run a:
==> flow/design.v (excerpt) <==
module FPA_final (
input clk,
input rst,
input [31 : 0] in1,
input [31 : 0] in2,
output [31 : 0] OUT
);
wire [31 : 0]A;
wire [31 : 0]B;
wire [31 : 0]C;
Registers operand1_reg (clk,rst, in1, A);
Registers operand2_reg (clk, rst, in2, B);
FPA B1 ( .A(A), .B(B), .Sum(C), .Cout(), .of());
Registers output_reg (clk,rst, C, OUT);
endmodule
Size in the first run: ~98 I/O pins, roughly 16,000 µm² of cells after synthesis.
Settings: LEC_CHECK=0, CAP_MARGIN=20, CORE_MARGIN=2, CORE_UTILIZATION=61, CTS_CLUSTER_DIAMETER=348, CTS_CLUSTER_SIZE=99, SETUP_SLACK_MARGIN=-0.28, SLEW_MARGIN=20, TNS_END_PERCENT=20; clock period 22.0 ns.
run.sh (not shown) runs the stock make flow with config.mk's settings and CLKGATE_MAP_FILE=.
Run a finished all stages; the layout is clean.
### run a -> run b
# run a
export LEC_CHECK = 0
export CAP_MARGIN = 20
export CORE_MARGIN = 2
export CORE_UTILIZATION = 61
export CTS_CLUSTER_DIAMETER = 348
export CTS_CLUSTER_SIZE = 99
export SETUP_SLACK_MARGIN = -0.28
export SLEW_MARGIN = 20
export TNS_END_PERCENT = 20
create_clock -name core_clock -period 22.0 [get_ports {clk}]
# run b
export LEC_CHECK = 0
export CAP_MARGIN = 20
export CORE_MARGIN = 2
export CORE_UTILIZATION = 40
export CTS_CLUSTER_SIZE = 35
export GPL_TIMING_DRIVEN = 0
export MIN_ROUTING_LAYER = met2
export SLEW_MARGIN = 15
create_clock -name core_clock -period 22.0 [get_ports {clk}]
==> results <==
Seen in the log of run b: GRT-0116 during global routing, after which the run never completed.
Number of cells after detailed placement (run a / run b): 0.890
Run b against run a: net count after synthesis closely matched the old numbers, synthesized chip area reported by yosys stayed essentially flat, share of synthesized cell area in and, or, nand and nor gates held steady.
NOTE weighted congestion reported at the end of routability-driven placement run a->run b decreased by a few percent
The die of run b is larger than the one used in run a.
Reported for run b and run a, number of flops mapped to enable cells by yosys turned out identical to the last digit.
Diff run a..run b | count of buffers from port buffering | unchanged
Floorplan-stage core utilization is lower on run b
Compare run b and run a | area after detailed placement lower: run a
Re maximum level of the CTS H-tree: no difference whatsoever between run b and run a.


FPA_final again, from the RTL that the note above started with.
Settings: LEC_CHECK=0, CAP_MARGIN=30, CORE_MARGIN=2, CORE_UTILIZATION=47, CTS_CLUSTER_SIZE=46, GPL_ROUTABILITY_DRIVEN=0, MAX_ROUTING_LAYER=met4, PLACE_DENSITY_LB_ADDON=0.28, SETUP_SLACK_MARGIN=-2.0, SLEW_MARGIN=20; clock period 22.3 ns.
Rerun with:
==> flow/config.mk (replaced) <==
export PLATFORM = sky130hd
export DESIGN_NAME = FPA_final
export DESIGN_NICKNAME = FPA_final
export VERILOG_FILES = /design/flow/design.v
export SDC_FILE = /design/flow/constraint.sdc
export NUM_CORES = 4
export LEC_CHECK = 0
export CAP_MARGIN = 20
export CORE_MARGIN = 2
export CORE_UTILIZATION = 64
export HOLD_SLACK_MARGIN = -0.09
export SLEW_MARGIN = 20
export TNS_END_PERCENT = 5
==> flow/constraint.sdc (replaced) <==
create_clock -name core_clock -period 15.3 [get_ports {clk}]
set_input_delay 3.0600 -clock core_clock [delete_from_list [all_inputs] [get_ports {clk}]]
set_output_delay 3.0600 -clock core_clock [all_outputs]
set_load 0.01 [all_outputs]
After rerunning:
- Now the flow ran to the end with violations: setup timing
- non-clock buffer count climbs by 195
- setup slack degrades by 2.9 ns
- area after synthesis stays the same
- power climbs by 67%
- via count climbs by 8.6%
- die size drops by 26%
- hold slack improves by 0.11 ns
- final area climbs by 9.8%
- count of clock-buffer cells in the layout climbs by 1
- register-to-register slack degrades by 2.9 ns
Rerun with:
--- a/flow/config.mk
+++ b/flow/config.mk
@@ -11,3 +11,2 @@
 export HOLD_SLACK_MARGIN = -0.09
 export SLEW_MARGIN = 20
-export TNS_END_PERCENT = 5
==> flow/constraint.sdc (replaced) <==
create_clock -name core_clock -period 14.4 [get_ports {clk}]
set_input_delay 2.8800 -clock core_clock [delete_from_list [all_inputs] [get_ports {clk}]]
set_output_delay 2.8800 -clock core_clock [all_outputs]
set_load 0.01 [all_outputs]
The changed run did not get past global routing (5_1_grt), error GRT-0232.
Die size stays the same.
Area after synthesis does not change.
Synthesized cell count stays the same.
Rerun with:
--- a/flow/config.mk
+++ b/flow/config.mk
@@ -8,5 +8,4 @@
 export CAP_MARGIN = 20
 export CORE_MARGIN = 2
-export CORE_UTILIZATION = 64
-export HOLD_SLACK_MARGIN = -0.09
+export CORE_UTILIZATION = 59
 export SLEW_MARGIN = 20
==> flow/constraint.sdc (replaced) <==
create_clock -name core_clock -period 20.0 [get_ports {clk}]
set_input_delay 4.0000 -clock core_clock [delete_from_list [all_inputs] [get_ports {clk}]]
set_output_delay 4.0000 -clock core_clock [all_outputs]
set_load 0.01 [all_outputs]
The new run produced a clean layout.
Synthesized area is unchanged.
Synthesized cell count is unchanged.
Die size grows by about 8%.
Rerun with:
--- a/flow/config.mk
+++ b/flow/config.mk
@@ -8,4 +8,4 @@
 export CAP_MARGIN = 20
 export CORE_MARGIN = 2
-export CORE_UTILIZATION = 59
+export CORE_UTILIZATION = 64
 export SLEW_MARGIN = 20
==> flow/constraint.sdc (replaced) <==
create_clock -name core_clock -period 14.5 [get_ports {clk}]
set_input_delay 2.9000 -clock core_clock [delete_from_list [all_inputs] [get_ports {clk}]]
set_output_delay 2.9000 -clock core_clock [all_outputs]
set_load 0.01 [all_outputs]
Effect: With this change the flow died in global routing (5_1_grt), error GRT-0232; synthesized area does not change; die size goes down by 7.6%; synthesized cell count stays the same.


FPA_final again, from the RTL that the note above started with.
Design FPA_final, start of the top module:
module FPA_final (
input clk,
input rst,
input [31 : 0] in1,
input [31 : 0] in2,
output [31 : 0] OUT
);
clock: 12.4 ns
lec_check: 0
cap_margin: 20
core_margin: 2
core_utilization: 70
cts_cluster_size: 30
slew_margin: 20
The first run did not get past detailed placement on DPL-0033.
Rerun with:
- CORE_UTILIZATION: 70 -> 65
- CTS_CLUSTER_DIAMETER: not set -> 347
- CTS_CLUSTER_SIZE: 30 -> 45
- clock period: 12.4 -> 11.6 ns (I/O delays scaled with it)
=>
- The changed run aborted during global routing, error GRT-0116
- die area rises by about 7.5%
- area after synthesis stays the same
- synthesized cell count is unchanged
Rerun with:
- CORE_UTILIZATION: 65 -> 58
- CTS_CLUSTER_DIAMETER: 347 -> not set
- CTS_CLUSTER_SIZE: 45 -> not set
The new run died in global routing, error GRT-0232.
Synthesized cell count is unchanged.
Die area rises by 12%.
Area after synthesis stays the same.
Rerun with:
- CORE_UTILIZATION: 58 -> 45
- SETUP_SLACK_MARGIN: not set -> -0.41
- clock period: 11.6 -> 11.1 ns (I/O delays scaled with it)
With this change the flow completed and failed the layout checks on setup timing; die size went up by 28%; synthesized area stays the same; synthesized cell count does not change.


== onyx ==
FPA_final again, from the RTL that the note above started with.
make LEC_CHECK=0 ABC_AREA=0 CAP_MARGIN=20 CELL_PAD_IN_SITES_DETAIL_PLACEMENT=1 CELL_PAD_IN_SITES_GLOBAL_PLACEMENT=1 CORE_ASPECT_RATIO=0.84 CORE_MARGIN=2 CORE_UTILIZATION=16 CTS_CLUSTER_DIAMETER=307 GPL_TIMING_DRIVEN=1 PLACE_DENSITY_LB_ADDON=0.09 SETUP_SLACK_MARGIN=-0.92 SLEW_MARGIN=20 TNS_END_PERCENT=70 finish   # period 23.6 ns
The flow did not stop early for onyx: all stages ran, and the layout cleared the timing, DRC and antenna checks.
> inputs changed (onyx -> nickel)
Settings: CORE_ASPECT_RATIO no longer set, was 0.84; TNS_END_PERCENT no longer set, was 70; PLACE_DENSITY_LB_ADDON no longer set, was 0.09; SETUP_SLACK_MARGIN no longer set, was -0.92; ABC_AREA no longer set, was 0; CELL_PAD_IN_SITES_DETAIL_PLACEMENT no longer set, was 1; CELL_PAD_IN_SITES_GLOBAL_PLACEMENT no longer set, was 1; GPL_TIMING_DRIVEN no longer set, was 1; CORE_UTILIZATION now 59, was 16; CTS_CLUSTER_DIAMETER no longer set, was 307; the clock period (ns, I/O delays scaled along) now 11.1, was 23.6.
## What came out
In the summary table, nickel is marked failed, with error GRT-0232 raised in 5_1_grt. Cell row count went down by more than a quarter going from onyx to nickel. Compared with onyx, in nickel CTS sink count was more or less identical; setup slack at placement fell 7820 ps; post-cts sizing count rose 113. Re share of async-settable or async-resettable flops after synthesis: no difference whatsoever between onyx and nickel. Die outline height: nickel and onyx compared, higher one is onyx. Die area | nickel < onyx. nickel vs onyx: cell area after placement up by more than 10%.
Here is what was changed in the inputs of maple compared with nickel.
Settings: CTS_CLUSTER_SIZE now 44, previously not set; SETUP_SLACK_MARGIN now 1.52, previously not set; CORE_UTILIZATION now 67, was 59; the clock period (ns, I/O delays scaled along) now 11.6, was 11.1.
### Flow results
None of the runs maple and nickel ends with a clean layout.
Status: maple FAILED at 4_1_cts (tool error)
Stage in which a tool error killed nickel: 5_1_grt.
Core outline area in maple vs nickel: down 11%
On mean post-synth cell area, maple and nickel are neck and neck.
Diff nickel -> maple: placement-stage cell area down 1.0%; half-perimeter wire length of the detailed placement result up 12%; number of ports placed on the die boundary roughly the same; die span in x saw a decrease.
Going from nickel to maple, cell total after placement decreased 76; initial cell density of the core saw an increase.
Summary: with nickel as the reference, die outline area in maple moved down by more than 10%.
Row count shrinks by a few percent when moving from nickel to maple.


FPA_final again, from the RTL that the note above started with.
Design FPA_final, start of the top module:
module FPA_final (
input clk,
input rst,
input [31 : 0] in1,
input [31 : 0] in2,
output [31 : 0] OUT
);
wire [31 : 0]A;
wire [31 : 0]B;
wire [31 : 0]C;
Registers operand1_reg (clk,rst, in1, A);
Registers operand2_reg (clk, rst, in2, B);
FPA B1 ( .A(A), .B(B), .Sum(C), .Cout(), .of());
Registers output_reg (clk,rst, C, OUT);
endmodule
export LEC_CHECK = 0
export CAP_MARGIN = 40
export CELL_PAD_IN_SITES_GLOBAL_PLACEMENT = 1
export CORE_ASPECT_RATIO = 0.5
export CORE_MARGIN = 2
export CORE_UTILIZATION = 60
export CTS_CLUSTER_DIAMETER = 254
export CTS_CLUSTER_SIZE = 98
export PLACE_DENSITY = 0.41
export SLEW_MARGIN = 20
export TNS_END_PERCENT = 5
create_clock -name core_clock -period 22.0 [get_ports {clk}]
The starting point completed with no timing, DRC or antenna violations.
Rerun with:
CAP_MARGIN = 20   (was 40)
CELL_PAD_IN_SITES_GLOBAL_PLACEMENT = unset   (was 1)
CORE_ASPECT_RATIO = unset   (was 0.5)
CORE_UTILIZATION = 40   (was 60)
CTS_CLUSTER_DIAMETER = unset   (was 254)
CTS_CLUSTER_SIZE = unset   (was 98)
PLACE_DENSITY = unset   (was 0.41)
TNS_END_PERCENT = unset   (was 5)
clock period = 20.0 ns   (was 22.0 ns; I/O delays follow)
After rerunning: The new run finished clean; via count rises by 0.33%; die size climbs by about 50%; setup slack got worse by 1.3 ns; routed wire length rose by 19%; register-to-register slack degrades by 1.3 ns.
Rerun with:
ABC_AREA = 1   (was unset)
CORE_UTILIZATION = 64   (was 40)
TNS_END_PERCENT = 15   (was unset)
clock period = 13.8 ns   (was 20.0 ns; I/O delays follow)
This time the run stopped in global routing on GRT-0232.
Area after synthesis fell by 2.6%.
Die area is lower by 38%.
Synthesized cell count rises by 19%.
Rerun with:
CORE_UTILIZATION = 72   (was 64)
CTS_CLUSTER_DIAMETER = 339   (was unset)
CTS_CLUSTER_SIZE = 99   (was unset)
What happened: This time the run failed in clock tree synthesis with DPL-0038. Die size came out lower by roughly a tenth. Area after synthesis is unchanged. Synthesized cell count is unchanged.
Power figures rest on the tool's default switching activity, not on a simulated workload.
